the reference run:
Design Circle_Area_Calculator, start of the top module:
module Circle_Area_Calculator(clk, rst, radius, area);
  input wire clk, rst;
  input wire [31:0] radius;
  output reg [31:0] area;
  wire [31:0] Square_radius, Result;
  parameter Pi = 32'b01000000010010010000111111010000;
  FloatMultiplier_rounding FM0(.Multiplicand(radius), .Multiplier(radius), .Result(Square_radius));
  FloatMultiplier_rounding FM1(.Multiplicand(Square_radius), .Multiplier(Pi), .Result(Result));
  always @(posedge clk) begin
	if(rst) begin
		area[31:0] <= 1'b0;
	end else begin
		area[31:0] <= Result[31:0];
	end
  end
endmodule
Size: about 31 flip-flops, ~66 I/O pins, ~0.032 mm2 of cells after synthesis.
Settings: LEC_CHECK=0, ABC_AREA=1, CAP_MARGIN=20, CORE_MARGIN=2, CORE_UTILIZATION=72, CTS_CLUSTER_DIAMETER=353, CTS_CLUSTER_SIZE=15, HOLD_SLACK_MARGIN=-0.05, MAX_ROUTING_LAYER=met4, SETUP_SLACK_MARGIN=3.65, SLEW_MARGIN=20; clock period 27.6 ns.
run.sh (not shown) runs the stock make flow with config.mk's settings and CLKGATE_MAP_FILE=.
The reference run did not run to completion, as it errored out during 5_1_grt.
[inputs] the trial run vs the reference run
Settings: clearing HOLD_SLACK_MARGIN, which used to be -0.05; swapping 72 for 66 in CORE_UTILIZATION; clearing SETUP_SLACK_MARGIN, which used to be 3.65; swapping 15 for 28 in CTS_CLUSTER_SIZE; clearing CTS_CLUSTER_DIAMETER, which used to be 353; clearing ABC_AREA, which used to be 1.
Findings:
Although the trial run finished all stages, its layout failed final checks on negative setup slack. Synthesized cell count for the trial run: 748 down relative to the reference run. Compared with the reference run, in the trial run chip width increased by about 4% relative to the old numbers; parity-gate share of the synthesized area counting xor and xnor cells increased by 0.38 points relative to the old numbers; number of placement rows increased by 5.2% relative to the old numbers; number of gates resized after cts decreased by about 70% relative to the old numbers. Higher vertical extent of the die among the trial run and the reference run: the trial run.

* * *

Circle_Area_Calculator again, from the RTL that the note above started with.
// Circle_Area_Calculator
module Circle_Area_Calculator(clk, rst, radius, area);
  input wire clk, rst;
  input wire [31:0] radius;
  output reg [31:0] area;
  wire [31:0] Square_radius, Result;
  parameter Pi = 32'b01000000010010010000111111010000;
  FloatMultiplier_rounding FM0(.Multiplicand(radius), .Multiplier(radius), .Result(Square_radius));
  FloatMultiplier_rounding FM1(.Multiplicand(Square_radius), .Multiplier(Pi), .Result(Result));
  always @(posedge clk) begin
	if(rst) begin
		area[31:0] <= 1'b0;
	end else begin
		area[31:0] <= Result[31:0];
	end
  end
endmodule
clock: 26.9 ns
lec_check: 0
cap_margin: 20
core_margin: 2
core_utilization: 65
max_routing_layer: met4
slew_margin: 20
The starting point reached the layout checks and failed them: negative setup slack.
==> next run, changes <==
- CORE_UTILIZATION: 65 -> 40
- MAX_ROUTING_LAYER: met4 -> not set
- clock period: 26.9 -> 30.0 ns (I/O delays scaled with it)
Effect: The new run completed with no timing, DRC or antenna violations. Worst setup slack gets better by 2.7 ns. Final area fell by roughly a tenth. Worst hold slack gets better by 0.59 ns. Non-clock buffer count fell by 658. Routed wire length fell by about a fifth. Global-route usage fell by 17 points. Sequential cell count does not change. Count of clock-buffer cells in the layout rose by 2. Utilization fell by 40 points.
==> next run, changes <==
- ABC_AREA: not set -> 1
- CORE_UTILIZATION: 40 -> 49
- CTS_CLUSTER_DIAMETER: not set -> 59
- CTS_CLUSTER_SIZE: not set -> 15
The changed run finished clean. Cell count grows by about 5.6%. Setup slack gets better by 0.78 ns. Fmax goes up by 2.8%. Non-clock buffer count decreases by 245. Flip-flop count stays the same. Design area is lower by about 6%. Via count drops by about 0.6%. Sequential share of layout area came out higher by 0.10 points. Global-route usage went up by 3.1 points.
==> next run, changes <==
- ABC_AREA: 1 -> not set
- CELL_PAD_IN_SITES_DETAIL_PLACEMENT: not set -> 2
- CORE_ASPECT_RATIO: not set -> 0.99
- CORE_MARGIN: 2 -> 3
- CORE_UTILIZATION: 49 -> 40
- CTS_CLUSTER_DIAMETER: 59 -> 357
- CTS_CLUSTER_SIZE: 15 -> 20
- HOLD_SLACK_MARGIN: not set -> 0.14
- PLACE_DENSITY_LB_ADDON: not set -> 0.1
Result:
- The new run failed in global routing (5_1_grt)
- die area went up by 23%
- synthesized cell count went down by 15%
- synthesized area went down by 0.54%

* * *

## JK
Starting RTL as in the previous note.
export LEC_CHECK = 0
export CAP_MARGIN = 20
export CORE_MARGIN = 2
export CORE_UTILIZATION = 40
export SETUP_SLACK_MARGIN = 2.34
export SLEW_MARGIN = 20
create_clock -name core_clock -period 29.0 [get_ports {clk}]
Edits applied to the flow inputs when going from JK to AL:
# JK
export LEC_CHECK = 0
export CAP_MARGIN = 20
export CORE_MARGIN = 2
export CORE_UTILIZATION = 40
export SETUP_SLACK_MARGIN = 2.34
export SLEW_MARGIN = 20
create_clock -name core_clock -period 29.0 [get_ports {clk}]
# AL
export LEC_CHECK = 0
export CAP_MARGIN = 20
export CORE_MARGIN = 2
export CORE_UTILIZATION = 58
export SLEW_MARGIN = 20
create_clock -name core_clock -period 19.7 [get_ports {clk}]
### Flow results
Looking across JK and AL, the single run that reached the end with no open violations was JK.
AL: complete, dirty (negative setup slack)
The higher amount of wire on met3 after detailed routing of JK and AL is in AL.
Relative to JK, final-layout clock buffer total increased by 1 in AL.
When AL is measured against JK, its worst setup margin turns out 8.15 ns lower.
Critical path depth for AL: 3 up relative to JK
[compare] base=JK new=AL: signed area change from the synthesized netlist to the final layout climbed 30 points, worst slack on hold paths dropped 1.86 ns, wire length went up, total instance count after detailed placement shows an increase of 19%.

* * *

## build 71
Starting RTL as in the previous note.
make LEC_CHECK=0 ABC_AREA=1 CAP_MARGIN=10 CORE_MARGIN=2 CORE_UTILIZATION=72 CTS_CLUSTER_DIAMETER=341 CTS_CLUSTER_SIZE=37 MAX_ROUTING_LAYER=met4 SETUP_SLACK_MARGIN=5.0 SLEW_MARGIN=20 finish   # period 27.6 ns
Build 71: it failed during 5_1_grt, and the tool reported GRT-0232.
The inputs of build 18 differ from those of build 71 as listed below.
diff --git a/flow/config.mk b/flow/config.mk
--- a/flow/config.mk
+++ b/flow/config.mk
@@ -9 +9 @@
-export CAP_MARGIN = 10
+export CAP_MARGIN = 20
@@ -13 +13,2 @@
-export CTS_CLUSTER_SIZE = 37
+export CTS_CLUSTER_SIZE = 28
+export HOLD_SLACK_MARGIN = -0.09
@@ -15 +15,0 @@
-export SETUP_SLACK_MARGIN = 5.0
==> flow/constraint.sdc <==
create_clock -name core_clock -period 22.4 [get_ports {clk}]
set_input_delay 4.4800 -clock core_clock [delete_from_list [all_inputs] [get_ports {clk}]]
set_output_delay 4.4800 -clock core_clock [all_outputs]
set_load 0.01 [all_outputs]
## What came out
- Between build 71 and build 18, the chip width does not differ in any meaningful way.
- Total cell area reported by yosys after synthesis of build 18 is on par with build 71.
- From build 71 to build 18, fraction of synthesis flops using an asynchronous set or reset pin did not move at all.
- [compare] base=build 71 new=build 18: area of the core stayed essentially flat, count of standard-cell rows held.
- Build 18 is listed as incomplete: the tool reported an error in 3_5_place_dp and the run ended there.
- Build 71 and build 18 ended up with nearly the same initial standard-cell utilization of the core.
- Build 18 vs. build 71: last weighted congestion value of the routability-driven placer went up by about 4.7%.
- Post-synthesis sequential element count delta (build 18 -> build 71): insignificant
## Diff of input files: build 91 against build 18
diff --git a/flow/config.mk b/flow/config.mk
--- a/flow/config.mk
+++ b/flow/config.mk
@@ -13,2 +13 @@
-export CTS_CLUSTER_SIZE = 28
-export HOLD_SLACK_MARGIN = -0.09
+export CTS_CLUSTER_SIZE = 81
@@ -15,0 +15 @@
+export PLACE_DENSITY_LB_ADDON = 0.01
==> flow/constraint.sdc <==
create_clock -name core_clock -period 22.3 [get_ports {clk}]
set_input_delay 4.4600 -clock core_clock [delete_from_list [all_inputs] [get_ports {clk}]]
set_output_delay 4.4600 -clock core_clock [all_outputs]
set_load 0.01 [all_outputs]
## What came out
Build 91: aborted in 4_1_cts (tool error). Reported for build 91 and build 18, xor/xnor cell area share of the yosys netlist turned out identical to the last digit. Diff build 18..build 91 | synthesized cell count | unchanged. Build 18 -> build 91: post-synthesis cell area delta 0, exact match. Cell count in the Yosys report: build 18 vs build 91 identical. Re I/O pin total: no difference whatsoever between build 18 and build 91. On build 91: routability congestion estimate from global placement is 0.0032 higher than what build 18 gave.
Modified inputs, build 61 compared to build 91
diff --git a/flow/config.mk b/flow/config.mk
--- a/flow/config.mk
+++ b/flow/config.mk
@@ -13 +13 @@
-export CTS_CLUSTER_SIZE = 81
+export CTS_CLUSTER_SIZE = 79
==> flow/constraint.sdc <==
create_clock -name core_clock -period 25.5 [get_ports {clk}]
set_input_delay 5.1000 -clock core_clock [delete_from_list [all_inputs] [get_ports {clk}]]
set_output_delay 5.1000 -clock core_clock [all_outputs]
set_load 0.01 [all_outputs]
--- outcome ---
The runs compared here, build 91 and build 61, all ended either early or with open violations. Build 91: it failed during 4_1_cts, and the tool reported DPL-0038. Comparing build 91 against build 61, there is no change at all in total of buffers placed on input and output ports. As far as full die area is concerned, build 91 and build 61 perform about the same. Against build 91, build 61 comes in about 27% lower on detailed placement HPWL.
Modified inputs, build 98 compared to build 61
diff --git a/flow/config.mk b/flow/config.mk
--- a/flow/config.mk
+++ b/flow/config.mk
@@ -12,4 +11,0 @@
-export CTS_CLUSTER_DIAMETER = 341
-export CTS_CLUSTER_SIZE = 79
-export MAX_ROUTING_LAYER = met4
-export PLACE_DENSITY_LB_ADDON = 0.01
==> flow/constraint.sdc <==
create_clock -name core_clock -period 17.2 [get_ports {clk}]
set_input_delay 3.4400 -clock core_clock [delete_from_list [all_inputs] [get_ports {clk}]]
set_output_delay 3.4400 -clock core_clock [all_outputs]
set_load 0.01 [all_outputs]
In terms of number of synthesized register bits, build 98 and build 61 differ only marginally.
Build 98 did not run to completion, as it errored out during 3_5_place_dp.
Reported for build 61 and build 98, number of cells produced by synthesis turned out identical to the last digit.
Delta (build 98 minus build 61): core utilization at floorplan was more or less identical, yosys-reported design area after synthesis shows no meaningful change.
Between build 98 and build 61, the fraction of registers with async set or reset after synthesis figures differ only marginally.
Setup changes, build 98 to build 74
diff --git a/flow/config.mk b/flow/config.mk
--- a/flow/config.mk
+++ b/flow/config.mk
@@ -11 +11,2 @@
-export CORE_UTILIZATION = 72
+export CORE_UTILIZATION = 68
+export MAX_ROUTING_LAYER = met4
==> flow/constraint.sdc <==
create_clock -name core_clock -period 24.5 [get_ports {clk}]
set_input_delay 4.9000 -clock core_clock [delete_from_list [all_inputs] [get_ports {clk}]]
set_output_delay 4.9000 -clock core_clock [all_outputs]
set_load 0.01 [all_outputs]
## What came out
Build 98 terminated abnormally: 3_5_place_dp reported DPL-0038.
Stage in which a tool error killed build 74: 5_1_grt.
Going from build 98 to build 74, die span in x went up; post-synthesis area per instance did not really move; area fraction in compound gates after synthesis did not really move; cell area after synthesis did not really move.
Comparing build 98 against build 74, there is no change at all in share of synthesized registers carrying an async set or reset.
Placeable core area ended up 0.0031 mm2 higher on build 74 than on build 98.
Re floorplan row count: build 98 was lower than build 74.
Changes observed in build 74 relative to build 98: height of the die has increased; post-synthesis xor/xnor area fraction has remained practically unchanged; die area has increased.
